// axi_slave
module axi_slave #(
    parameter AXI_ID_WD   = 2,
    parameter AXI_DATA_WD = 32,
    parameter AXI_ADDR_WD = 32,
    parameter AXI_STRB_WD = 4
    )(
    input                      S_AXI_ACLK,
    input                      S_AXI_ARESETN,
    input  [AXI_ADDR_WD-1 : 0] S_AXI_AWADDR,
    input  [AXI_ID_WD-1   : 0] S_AXI_AWID,
    input  [1 : 0]             S_AXI_AWBURST,
    input  [2 : 0]             S_AXI_AWSIZE,
    input  [7 : 0]             S_AXI_AWLEN,
    input                      S_AXI_AWVALID,
    output                     S_AXI_AWREADY,
    input  [AXI_DATA_WD-1 : 0] S_AXI_WDATA,
    input  [AXI_STRB_WD-1 : 0] S_AXI_WSTRB,
    input                      S_AXI_WLAST,
    input                      S_AXI_WVALID,
    output                     S_AXI_WREADY,
    output [AXI_ID_WD-1   : 0] S_AXI_BID,
    output [1 : 0]             S_AXI_BRESP,
    output                     S_AXI_BVALID,
    input                      S_AXI_BREADY,
    input  [AXI_ADDR_WD-1 : 0] S_AXI_ARADDR,
    input  [AXI_ID_WD-1   : 0] S_AXI_ARID,
    input  [1 : 0]             S_AXI_ARBURST,
    input  [2 : 0]             S_AXI_ARSIZE,
    input  [7 : 0]             S_AXI_ARLEN,
    input                      S_AXI_ARVALID,
    output                     S_AXI_ARREADY,
    output [AXI_DATA_WD-1 : 0] S_AXI_RDATA,
    output                     S_AXI_RLAST,
    output [AXI_ID_WD-1   : 0] S_AXI_RID,
    output [1 : 0]             S_AXI_RRESP,
    output                     S_AXI_RVALID,
    input                      S_AXI_RREADY
    );
    localparam IW = AXI_ID_WD,
               DW = AXI_DATA_WD,
               AW = AXI_ADDR_WD,
               SW = AXI_STRB_WD;
    localparam DW_BYTE = DW >> 3;
    localparam DEPTH   = 1 << 8;
    reg [7 : 0] bank0 [63 : 0];
    reg [7 : 0] bank1 [63 : 0];
    reg [7 : 0] bank2 [63 : 0];
    reg [7 : 0] bank3 [63 : 0];
    reg [AW-1 : 0] awaddr;
    reg [IW-1 : 0] awid;
    reg [1 : 0]    awburst;
    reg [2 : 0]    awsize;
    reg [7 : 0]    awlen;
    reg [AW-1 : 0] araddr;
    reg [IW-1 : 0] arid;
    reg [1 : 0]    arburst;
    reg [2 : 0]    arsize;
    reg [7 : 0]    arlen;
  ...
Size: ~4500 cells after synthesis, about 180 I/O pins.
Settings: LEC_CHECK=0, CAP_MARGIN=20, CELL_PAD_IN_SITES_DETAIL_PLACEMENT=2, CELL_PAD_IN_SITES_GLOBAL_PLACEMENT=4, CORE_MARGIN=2, CORE_UTILIZATION=40, PLACE_DENSITY=0.5, SETUP_SLACK_MARGIN=2.52, SLEW_MARGIN=20; clock period 11.1 ns.
run.sh (not shown) runs the stock make flow with config.mk's settings and CLKGATE_MAP_FILE=.
Next try:
Settings changed: ABC_AREA set to 1, CORE_UTILIZATION 40 to 30, CTS_CLUSTER_DIAMETER set to 219, GPL_TIMING_DRIVEN set to 0, MAX_ROUTING_LAYER set to met4, MIN_ROUTING_LAYER set to met2, SETUP_SLACK_MARGIN 2.52 to -0.63.
Clock period 11.1 ns to 10.0 ns, I/O delays scaled along.
The new run completed and failed the layout checks on setup timing.
Synthesized area goes up by 1.8%.
Core utilization goes down by 9.8 points.
Sequential power goes up by about 10%.
Final cell count goes up by 48%.
Worst setup slack got worse by 3300 ps.
Via count goes up by 86%.
Global-route usage goes up by 19 points.
Synthesized cell count goes up by about 50%.
Next try:
Settings changed: ABC_AREA 1 to unset, CTS_CLUSTER_DIAMETER 219 to unset, GPL_TIMING_DRIVEN 0 to unset, MAX_ROUTING_LAYER met4 to unset, MIN_ROUTING_LAYER met2 to unset, SETUP_SLACK_MARGIN -0.63 to 0.39.
Clock period 10.0 ns to 8.57 ns, I/O delays scaled along.
The changed run finished clean.
Area after synthesis decreases by 1.8%.
Register-to-register slack is better by 980 ps.
Via count decreases by 46%.
Final cell count decreases by 24%.
Next try:
Settings changed: CELL_PAD_IN_SITES_DETAIL_PLACEMENT 2 to 0, CORE_UTILIZATION 30 to 47, SETUP_SLACK_MARGIN 0.39 to unset.
Clock period 8.57 ns to 5.85 ns, I/O delays scaled along.
What happened: The changed run ran to the end with no violations. Critical path depth is higher by 1. Worst hold slack degrades by 4.0 ps. Routed wire length went down by 19%. Global-route usage came out higher by 5.4 points. Die size went down by 36%.

========
Setup of P:
axi_slave again, from the RTL that the note above started with.
Settings: LEC_CHECK=0, CAP_MARGIN=15, CELL_PAD_IN_SITES_DETAIL_PLACEMENT=0, CELL_PAD_IN_SITES_GLOBAL_PLACEMENT=0, CORE_MARGIN=7, CORE_UTILIZATION=70, GPL_ROUTABILITY_DRIVEN=1, MIN_ROUTING_LAYER=met1, PLACE_DENSITY_LB_ADDON=0.06, SLEW_MARGIN=20, TNS_END_PERCENT=65; clock period 4.81 ns.
Although it ran to completion, P produced a layout that fails the final checks because of setup timing.
## Diff of input files: Q against P
Settings: CORE_UTILIZATION: 70 -> 62; CAP_MARGIN: 15 -> 20; GPL_ROUTABILITY_DRIVEN: 1 -> unset; TNS_END_PERCENT: 65 -> unset; PLACE_DENSITY_LB_ADDON: 0.06 -> unset; CORE_MARGIN: 7 -> 2; PLACE_DENSITY: unset -> 0.5; MIN_ROUTING_LAYER: met1 -> unset; the clock period (ns, I/O delays scaled along): 4.81 -> 6.09.
### Flow results
Comparing Q and P, the higher routed wire length is on P.
Lower clock power was reported by Q, not P.
Any difference in clock edge transition at the registers on the reported setup and hold paths between P and Q is small enough to ignore.
Looking at post-layout worst setup margin across Q and P, the one that comes out higher is Q.
Q finished every step from synthesis to the final layout, and the layout passed the timing, DRC and antenna checks.
## Diff of input files: R against Q
Settings: CTS_CLUSTER_SIZE: unset -> 15; CORE_UTILIZATION: 62 -> 70; the clock period (ns, I/O delays scaled along): 6.09 -> 4.76.
### Flow results
R: all stages done; final checks FAILED (setup timing). R reports a higher worst hold slack across all endpoints than Q does. Going from Q to R, wire length grew by a little under 10%. On R: mean number of vias per cell is 5.9% higher than what Q gave. Compared with Q, in R first-iteration DRC count went up 2,057, placed standard-cell area rose 2000 sq um, wire length of the first global-routing pass picked up an extra 9.1%, horizontal extent of the die fell about 6%. When R is measured against Q, its weighted congestion reported at the end of routability-driven placement turns out 2.2% higher. In R, design area is higher than in Q.
Power and IR drop assume default switching activity.
